// battle_ship
module battle_ship(
      input wire clk,			 
      input wire clr,
      input wire btnU,
      input wire btnD,
      input wire btnR,
      input wire btnL,
      input wire sel,
	    input sw,
      output wire [2:0] red,	 
      output wire [2:0] green,   
      output wire [1:0] blue,	     
      output wire [3:0] an,
      output wire [7:0] seg,
      output wire hsync,		 
      output wire vsync			 
	);
Size in the first run: about 1800 cells after synthesis, roughly 240 flip-flops, about 30 I/O pins, about 14000 sq um of cells after synthesis.
clock: 5.22 ns
lec_check: 0
cap_margin: 20
core_aspect_ratio: 0.81
core_margin: 2
core_utilization: 56
gpl_routability_driven: 1
slew_margin: 20
tns_end_percent: 60
run.sh (not shown) runs the stock make flow with config.mk's settings and CLKGATE_MAP_FILE=.
Rerun with:
Settings changed: CORE_ASPECT_RATIO 0.81 to default, CORE_UTILIZATION 56 to 40, GPL_ROUTABILITY_DRIVEN 1 to default, TNS_END_PERCENT 60 to default.
Clock period 5.22 ns to 10.0 ns, I/O delays scaled along.
After rerunning:
- utilization came out lower by 18 points
- power came out lower by 45%
- worst hold slack hardly moves
- worst setup slack gets better by 4.5 ns
- design area came out higher by 1.9%
Rerun with:
Settings changed: SETUP_SLACK_MARGIN from default to 0.08.
Clock period 10.0 ns to 4.75 ns, I/O delays scaled along.
The changed run completed with no timing, DRC or antenna violations.
Cell area rises by about 0.4%.
Wire length rises by 4.3%.
Setup slack got worse by 4.9 ns.
Clock power rises by 89%.
Power rises by about 100%.
Sequential power rises by about 110%.
Cell count rises by about 1%.
Rerun with:
Settings changed: CORE_UTILIZATION 40 to 63, SETUP_SLACK_MARGIN 0.08 to default.
Clock period 4.75 ns to 3.97 ns, I/O delays scaled along.
What happened: The changed run completed with no timing, DRC or antenna violations; worst setup slack gets worse by 0.29 ns; utilization rises by 28 points; total power rose by about a fifth; cell count came out lower by a few percent; wire length is lower by a few percent; non-clock buffer count grows by 75; via count increases by a few percent; clock-buffer cell count went down by 1.

* * *

== job 101 ==
Starting RTL as in the previous note.
clock: 4.84 ns
lec_check: 0
abc_area: 0
cap_margin: 25
core_aspect_ratio: 1.85
core_margin: 2
core_utilization: 25
cts_cluster_size: 58
gpl_routability_driven: 0
gpl_timing_driven: 1
place_density_lb_addon: 0.3
slew_margin: 20
tns_end_percent: 70
--- input diff job 101..job 102 ---
Settings: a change of CAP_MARGIN from 25 to 20; a change of CORE_UTILIZATION from 25 to 40; a deleted ABC_AREA that had been 0; a deleted CTS_CLUSTER_SIZE that had been 58; a deleted GPL_TIMING_DRIVEN that had been 1; a deleted PLACE_DENSITY_LB_ADDON that had been 0.3; a deleted CORE_ASPECT_RATIO that had been 1.85; a deleted GPL_ROUTABILITY_DRIVEN that had been 0; a deleted TNS_END_PERCENT that had been 70; a change of the clock period (ns, I/O delays scaled along) from 4.84 to 3.92.
Results
The final layout from job 102, which completed every stage, passed the timing, design-rule and antenna checks at the end of the flow.
The lower switching share of power of job 102 and job 101 is in job 102.
Worst path required time (lower): job 102
Hold slack: lower on job 102
Combinational group share of total power, job 102 and job 101: lower on job 101

* * *

exp/tundra:
battle_ship again, from the RTL that the note above started with.
make LEC_CHECK=0 CAP_MARGIN=5 CORE_ASPECT_RATIO=0.85 CORE_MARGIN=2 CORE_UTILIZATION=72 CTS_CLUSTER_SIZE=31 SETUP_SLACK_MARGIN=0.61 SLEW_MARGIN=20 finish   # period 6.87 ns
Having completed the whole flow, exp/tundra delivered a layout that passed the timing, design-rule and antenna checks.
diff inputs: exp/tundra => exp/zinc
--- a/flow/config.mk
+++ b/flow/config.mk
@@ -7,8 +7,6 @@
 export LEC_CHECK = 0
 export CAP_MARGIN = 5
-export CORE_ASPECT_RATIO = 0.85
 export CORE_MARGIN = 2
 export CORE_UTILIZATION = 72
-export CTS_CLUSTER_SIZE = 31
-export SETUP_SLACK_MARGIN = 0.61
+export CTS_CLUSTER_SIZE = 46
 export SLEW_MARGIN = 20
Notes after the runs:
- When the final numbers for exp/zinc and exp/tundra were put side by side, the number of non-clock buffers in the layout turned out to be smaller in exp/zinc.
- NOTE total vias in the final route exp/tundra->exp/zinc decreased by a few percent
- Changes observed in exp/zinc relative to exp/tundra: depth of the most critical reg-to-reg path climbed 4; post-detailed-routing wire length dropped 9.3%; worst-case register-to-register setup slack dropped 0.05 ns.
- The setup slack of exp/zinc falls short of that of exp/tundra by 0.051 ns.
- exp/zinc against exp/tundra: post-route cell area lower, vias per cell went down 5.7%, initial core utilization saw a decrease.
#### Input delta (exp/violet over exp/zinc)
--- a/flow/config.mk
+++ b/flow/config.mk
@@ -7,6 +7,9 @@
 export LEC_CHECK = 0
 export CAP_MARGIN = 5
+export CORE_ASPECT_RATIO = 0.85
 export CORE_MARGIN = 2
 export CORE_UTILIZATION = 72
-export CTS_CLUSTER_SIZE = 46
+export CTS_CLUSTER_SIZE = 31
+export HOLD_SLACK_MARGIN = 0.29
+export SETUP_SLACK_MARGIN = -0.31
 export SLEW_MARGIN = 20
### Flow results
exp/violet vs. exp/zinc: achievable frequency now sits higher; clock buffer and inverter area fraction after layout now sits higher; worst setup slack now sits higher; share of the final layout cell area in multi-input gates now sits lower; leakage component of the power now sits higher. Area of all placed cells without fillers: exp/zinc and exp/violet compared, higher one is exp/violet. Taking exp/zinc as the reference, in exp/violet global-route wire length before repair went up about 9%, power share of the clock group went up 2.4 points, critical path arrival went up 0.07 ns. Relative to exp/zinc, the total number of vias of exp/violet is higher by about 5%. exp/zinc -> exp/violet: quantity of hold-fixing buffers added after cts delta 0, exact match. exp/violet reports its critical path's slowest cell as sky130_fd_sc_hd__nand4b_1 while exp/zinc reports sky130_fd_sc_hd__dfxtp_1.
Setup changes, exp/violet to exp/sierra
--- a/flow/config.mk
+++ b/flow/config.mk
@@ -6,10 +6,7 @@
 export NUM_CORES = 4
 export LEC_CHECK = 0
-export CAP_MARGIN = 5
-export CORE_ASPECT_RATIO = 0.85
+export ABC_AREA = 1
+export CAP_MARGIN = 20
 export CORE_MARGIN = 2
 export CORE_UTILIZATION = 72
-export CTS_CLUSTER_SIZE = 31
-export HOLD_SLACK_MARGIN = 0.29
-export SETUP_SLACK_MARGIN = -0.31
 export SLEW_MARGIN = 20
==> flow/constraint.sdc <==
create_clock -name core_clock -period 6.63 [get_ports {clk}]
set_input_delay 1.3260 -clock core_clock [delete_from_list [all_inputs] [get_ports {clk}]]
set_output_delay 1.3260 -clock core_clock [all_outputs]
set_load 0.01 [all_outputs]
exp/violet completed end to end with timing, DRC and antenna clean.
exp/sierra: all stages complete, timing, DRC and antenna checks passed
Against exp/violet, exp/sierra reports a relative contribution of the clock network to total power that is higher.
exp/sierra against exp/violet: count of clock-buffer cells in the layout went up, sequential share of layout area dropped 0.66 points.
The origin of the worst setup path comes out mySelections.seg[4] in one run and mySelections.an[2] in the other, namely in exp/sierra and exp/violet respectively.

* * *

== v21 ==
Starting RTL as in the previous note.
Settings: LEC_CHECK=0, ABC_AREA=1, CAP_MARGIN=20, CELL_PAD_IN_SITES_GLOBAL_PLACEMENT=0, CORE_ASPECT_RATIO=1.64, CORE_MARGIN=2, CORE_UTILIZATION=69, CTS_CLUSTER_DIAMETER=206, CTS_CLUSTER_SIZE=23, PLACE_DENSITY_LB_ADDON=0.14, SETUP_SLACK_MARGIN=0.53, SLEW_MARGIN=20, TNS_END_PERCENT=85; clock period 3.91 ns.
v21 did not finish; a tool error ended it in 5_1_grt.
Setup changes, v21 to v3
# v21
export LEC_CHECK = 0
export ABC_AREA = 1
export CAP_MARGIN = 20
export CELL_PAD_IN_SITES_GLOBAL_PLACEMENT = 0
export CORE_ASPECT_RATIO = 1.64
export CORE_MARGIN = 2
export CORE_UTILIZATION = 69
export CTS_CLUSTER_DIAMETER = 206
export CTS_CLUSTER_SIZE = 23
export PLACE_DENSITY_LB_ADDON = 0.14
export SETUP_SLACK_MARGIN = 0.53
export SLEW_MARGIN = 20
export TNS_END_PERCENT = 85
create_clock -name core_clock -period 3.91 [get_ports {clk}]
# v3
export LEC_CHECK = 0
export CAP_MARGIN = 20
export CORE_MARGIN = 2
export CORE_UTILIZATION = 40
export SLEW_MARGIN = 20
create_clock -name core_clock -period 4.75 [get_ports {clk}]
[summary]
v3 reached the final stage; the timing, design-rule and antenna checks on its layout passed. Compared with v21, width of the die in v3 increased by more than half. ~same arithmetic-cell share of the synthesized area counting full adders, half adders and majority gates in v3 and v21. Post-synthesis average cell area (v3 vs. v21) increases by more than 10%. NOTE: post-placement cell area in v3 falls short of that of v21. In v3, starting utilization of the core area is lower than in v21. Going from v21 to v3, setup fix buffers added after clock tree synthesis lower; area share of xor/xnor cells in the synthesized design higher. The area of the synthesized netlist per yosys stat of v21 and that of v3 are within noise of each other.
The following lists how v57 was set up differently from v3:
# v3
export LEC_CHECK = 0
export CAP_MARGIN = 20
export CORE_MARGIN = 2
export CORE_UTILIZATION = 40
export SLEW_MARGIN = 20
create_clock -name core_clock -period 4.75 [get_ports {clk}]
# v57
export LEC_CHECK = 0
export CAP_MARGIN = 20
export CORE_MARGIN = 2
export CORE_UTILIZATION = 54
export CTS_CLUSTER_SIZE = 61
export SLEW_MARGIN = 20
create_clock -name core_clock -period 5.4 [get_ports {clk}]
Findings:
The final routed wirelength across all metal layers of v57 is lower than that of v3. Non-clock buffer count: lower on v57. Post-synthesis to final-layout area growth was lower in v57 than in v3. On v57: non-clock buffer contribution to total cell area is 1.2 points lower than what v3 gave. v3 → v57: total die size saw a decrease, proportion of cell area occupied by registers saw an increase. Cmp v57 vs v3: hold slack higher in v57.
Edits applied to the flow inputs when going from v57 to v19:
# v57
export LEC_CHECK = 0
export CAP_MARGIN = 20
export CORE_MARGIN = 2
export CORE_UTILIZATION = 54
export CTS_CLUSTER_SIZE = 61
export SLEW_MARGIN = 20
create_clock -name core_clock -period 5.4 [get_ports {clk}]
# v19
export LEC_CHECK = 0
export ABC_AREA = 1
export CAP_MARGIN = 20
export CORE_MARGIN = 2
export CORE_UTILIZATION = 72
export SLEW_MARGIN = 20
create_clock -name core_clock -period 4.46 [get_ports {clk}]
Summary — share of synthesized cell area in and-or and or-and compound cells, v19 relative to v57: lower, by 8.4 points. Between v19 and v57, the post-synth area from yosys stat does not differ in any meaningful way. On final weighted congestion in routability-driven placement, v19 and v57 are basically level. Looking at die height across v19 and v57, the one that comes out lower is v19. Relative to v57, the synthesized cell count measured on v19 has increased by more than 10%. v19 vs v57, total die area went down by 25%. | area after synthesis | v19 vs v57 | ≈ equal |. v19 got as far as 5_1_grt, where a tool error ended the run. The final reports for v19 and v57 show total core area lower in the former. Cell area after placement ends up higher on v19.
Changes in v54 relative to v19:
# v19
export LEC_CHECK = 0
export ABC_AREA = 1
export CAP_MARGIN = 20
export CORE_MARGIN = 2
export CORE_UTILIZATION = 72
export SLEW_MARGIN = 20
create_clock -name core_clock -period 4.46 [get_ports {clk}]
# v54
export LEC_CHECK = 0
export CAP_MARGIN = 20
export CORE_MARGIN = 2
export CORE_UTILIZATION = 72
export PLACE_DENSITY_LB_ADDON = 0.2
export SLEW_MARGIN = 20
create_clock -name core_clock -period 3.54 [get_ports {clk}]
[summary]
Share of flip-flops with an asynchronous set or reset: v54 vs v19 identical. On sequential element share of the synthesized area, v19 and v54 are basically level. v54 against v19; final weighted congestion of routability-driven global placement is up by more than 10%. In v54, the cell count listed in synth_stat.txt came out about 16% below the value in v19. Compared v19 against v54; synthesized area within noise. When v54 is set beside v19, its xor and xnor area share after synthesis turns out to be 0.69 points larger. Between v19 and v54, count of placed standard cells including taps is higher for v19, v54 comes in under that. Compared with v19, v54 improves pre-CTS setup slack. v54: GRT-0232 in 5_1_grt -> run aborted. For chip area line of the yosys report, v19 and v54 come out practically identical. v54 and v19 ended up with roughly the same chip area.
No activity file was given, so power comes from the tool's default toggle rates.
